==> v16: inputs <==
==> flow/design.v (excerpt) <==
module sample_dsp(
	input         clk_20M,
	input         rst_n,
	input         WR,
	input         RD,
	input         CS0,
	input  [7:0]  DSP_Add,
	input  [15:0] DSP_Data_in,
	output [15:0] DSP_Data_out,
	output        DSP_Data_oe,
	input  [6:0]  chAn,
	input  [6:0]  chBn,
	input  [15:0] data_in,
	input         busy0,
	output [3:0]  LED,
	output        cs0_n,
	output        cs1_n,
	output        convst,
	output        enc_rst
);
Settings: LEC_CHECK=0, ABC_AREA=0, CAP_MARGIN=20, CELL_PAD_IN_SITES_GLOBAL_PLACEMENT=0, CORE_MARGIN=2, CORE_UTILIZATION=71, GPL_ROUTABILITY_DRIVEN=0, GPL_TIMING_DRIVEN=1, MIN_ROUTING_LAYER=met1, PLACE_DENSITY_LB_ADDON=0.1, SETUP_SLACK_MARGIN=-0.09, SLEW_MARGIN=20; clock period 2.9 ns.
run.sh (not shown) runs the stock make flow with config.mk's settings and CLKGATE_MAP_FILE=.
==> inputs of v11, as changes to v16 <==
==> flow/config.mk (replaced) <==
export PLATFORM = sky130hd
export DESIGN_NAME = sample_dsp
export DESIGN_NICKNAME = sample_dsp
export VERILOG_FILES = /design/flow/design.v
export SDC_FILE = /design/flow/constraint.sdc
export NUM_CORES = 4
export LEC_CHECK = 0
export CAP_MARGIN = 20
export CELL_PAD_IN_SITES_GLOBAL_PLACEMENT = 2
export CORE_MARGIN = 6
export CORE_UTILIZATION = 40
export CTS_CLUSTER_SIZE = 80
export PLACE_DENSITY_LB_ADDON = 0.03
export SLEW_MARGIN = 20
==> flow/constraint.sdc (replaced) <==
create_clock -name core_clock -period 5.0 [get_ports {clk_20M}]
set_input_delay 1.0000 -clock core_clock [delete_from_list [all_inputs] [get_ports {clk_20M}]]
set_output_delay 1.0000 -clock core_clock [all_outputs]
set_load 0.01 [all_outputs]
==> inputs of v19, as changes to v16 <==
==> flow/config.mk (replaced) <==
export PLATFORM = sky130hd
export DESIGN_NAME = sample_dsp
export DESIGN_NICKNAME = sample_dsp
export VERILOG_FILES = /design/flow/design.v
export SDC_FILE = /design/flow/constraint.sdc
export NUM_CORES = 4
export LEC_CHECK = 0
export CAP_MARGIN = 20
export CELL_PAD_IN_SITES_DETAIL_PLACEMENT = 2
export CORE_MARGIN = 2
export CORE_UTILIZATION = 21
export GPL_ROUTABILITY_DRIVEN = 0
export GPL_TIMING_DRIVEN = 0
export SETUP_SLACK_MARGIN = 0.12
export SLEW_MARGIN = 20
==> flow/constraint.sdc (replaced) <==
create_clock -name core_clock -period 5.87 [get_ports {clk_20M}]
set_input_delay 1.1740 -clock core_clock [delete_from_list [all_inputs] [get_ports {clk_20M}]]
set_output_delay 1.1740 -clock core_clock [all_outputs]
set_load 0.01 [all_outputs]
==> summary of the runs <==
Area after synthesis is the same in v19 and v11. Synthesized cell count is the same in v16 and v19. Non-clock buffer count: v11 is lower than v16 (415). The lowest clock skew belongs to v11, the highest to v19. v11 ran to the end with no violations. v16 ran to the end with violations: setup timing. v19 completed without violations.

---

==> inputs of build 95 <==
Starting RTL as in the previous note.
## sample_dsp
module sample_dsp(
	input         clk_20M,
	input         rst_n,
	input         WR,
	input         RD,
	input         CS0,
	input  [7:0]  DSP_Add,
	input  [15:0] DSP_Data_in,
	output [15:0] DSP_Data_out,
	output        DSP_Data_oe,
	input  [6:0]  chAn,
	input  [6:0]  chBn,
	input  [15:0] data_in,
	input         busy0,
	output [3:0]  LED,
	output        cs0_n,
	output        cs1_n,
	output        convst,
	output        enc_rst
);
make LEC_CHECK=0 ABC_AREA=1 CAP_MARGIN=5 CORE_MARGIN=2 CORE_UTILIZATION=72 CTS_CLUSTER_DIAMETER=368 PLACE_DENSITY=0.67 SETUP_SLACK_MARGIN=-0.16 SLEW_MARGIN=20 finish   # period 2.46 ns
==> inputs of trial 14, as changes to build 95 <==
- ABC_AREA: 1 -> not set
- CAP_MARGIN: 5 -> 20
- CELL_PAD_IN_SITES_DETAIL_PLACEMENT: not set -> 1
- CORE_UTILIZATION: 72 -> 64
- CTS_CLUSTER_DIAMETER: 368 -> not set
- GPL_TIMING_DRIVEN: not set -> 0
- PLACE_DENSITY: 0.67 -> not set
- SETUP_SLACK_MARGIN: -0.16 -> not set
- SLEW_MARGIN: 20 -> 30
==> flow/constraint.sdc (replaced) <==
create_clock -name core_clock -period 5.0 [get_ports {clk_20M}]
set_input_delay 1.0000 -clock core_clock [delete_from_list [all_inputs] [get_ports {clk_20M}]]
set_output_delay 1.0000 -clock core_clock [all_outputs]
set_load 0.01 [all_outputs]
==> inputs of trial 75, as changes to build 95 <==
- ABC_AREA: 1 -> not set
- CTS_CLUSTER_DIAMETER: 368 -> 88
- SETUP_SLACK_MARGIN: -0.16 -> 0.88
==> flow/constraint.sdc (replaced) <==
create_clock -name core_clock -period 3.56 [get_ports {clk_20M}]
set_input_delay 0.7120 -clock core_clock [delete_from_list [all_inputs] [get_ports {clk_20M}]]
set_output_delay 0.7120 -clock core_clock [all_outputs]
set_load 0.01 [all_outputs]
==> comparison <==
Sequential share of layout area: trial 75 is lower than build 95 (1.4 points). In build 95 the register-to-register slack is higher than in trial 75, by 0.02 ns. In trial 75 the combinational power is smaller than in build 95, by 21%. Of trial 75 and build 95, build 95 has the higher via count (gap 14%, measured against build 95). Cell count: trial 75 is lower than build 95 (about 26%). Between trial 75 and build 95, the lower total power is in trial 75 (gap 30%, measured against build 95). In trial 75 the non-clock buffer count is higher than in build 95, by 68. Of build 95 and trial 75, build 95 has the higher sequential power (gap about 45%, measured against trial 75). Trial 75 finished with setup timing left. Build 95 produced a layout that fails on setup timing. Trial 14 ended with an error in global routing (5_1_grt) on GRT-0232. Against build 95, the first-iteration DRC count of trial 75 is smaller by about 15%. Of trial 75 and build 95, build 95 has the higher clock-buffer cell count (gap 13). Between build 95 and trial 75, the lower hold slack is in trial 75 (gap 0.17 ns).
==> figures <==
Number of nets at the end of the flow: trial 14 -; trial 75 3155; build 95 4351
Top cell type's share of synthesized area: trial 14 48.4%; trial 75 48.4%; build 95 47.2%
Critical R2R Launch: trial 14 -; trial 75 inst.encoder_1.state[1]; build 95 inst.encoder_4.state_r1[1]
Ys cells: trial 14 2726; trial 75 2726; build 95 4006
CP max stage delay: trial 14 -; trial 75 0.46 ns; build 95 0.42 ns
Tapcells inserted: trial 14 -; trial 75 539; build 95 585
Synthesized-area fraction occupied by adder cells: trial 14 4.86%; trial 75 4.86%; build 95 4.74%
Cell with the biggest individual delay on the critical path: trial 14 -; trial 75 dfrtp_2; build 95 dfrtp_1
Run status: trial 14 stopped before the end; trial 75 finished with violations; build 95 finished with violations
Last stage reached: trial 14 global routing (5_1_grt); trial 75 -; build 95 -
Layout check failures: trial 14 -; trial 75 setup timing; build 95 setup timing
CP startpoint kind: trial 14 -; trial 75 register; build 95 register
Met2 routed wirelength: trial 14 -; trial 75 49500 um; build 95 44200 um
CTS tree: trial 14 -; trial 75 done; build 95 done
Remaining routing DRC violations: trial 14 -; trial 75 0; build 95 0
Upper clock frequency limit: trial 14 -; trial 75 0.276 GHz; build 95 0.399 GHz
Detailed-placement wirelength estimate: trial 14 82300 um; trial 75 58700 um; build 95 64500 um
Top Layer Used: trial 14 -; trial 75 met5; build 95 met5
Fraction of cell area in non-clock buffers: trial 14 -; trial 75 8.95%; build 95 7.58%
Reg-to-Reg End: trial 14 -; trial 75 inst.encoder_1.databuf[15]; build 95 inst.encoder_4.databuf[12]
Quantity of hold-fixing buffers added after cts: trial 14 0; trial 75 0; build 95 1
Kind of critical path: trial 14 -; trial 75 reg -> reg; build 95 reg -> reg
Post-DR wirelength/cell: trial 14 -; trial 75 30.0 um; build 95 20.5 um
Final area over synthesized area: trial 14 -; trial 75 1.229x; build 95 1.156x
Maximum VDD drop: trial 14 -; trial 75 373 uV; build 95 643 uV
Power and IR drop assume default switching activity.
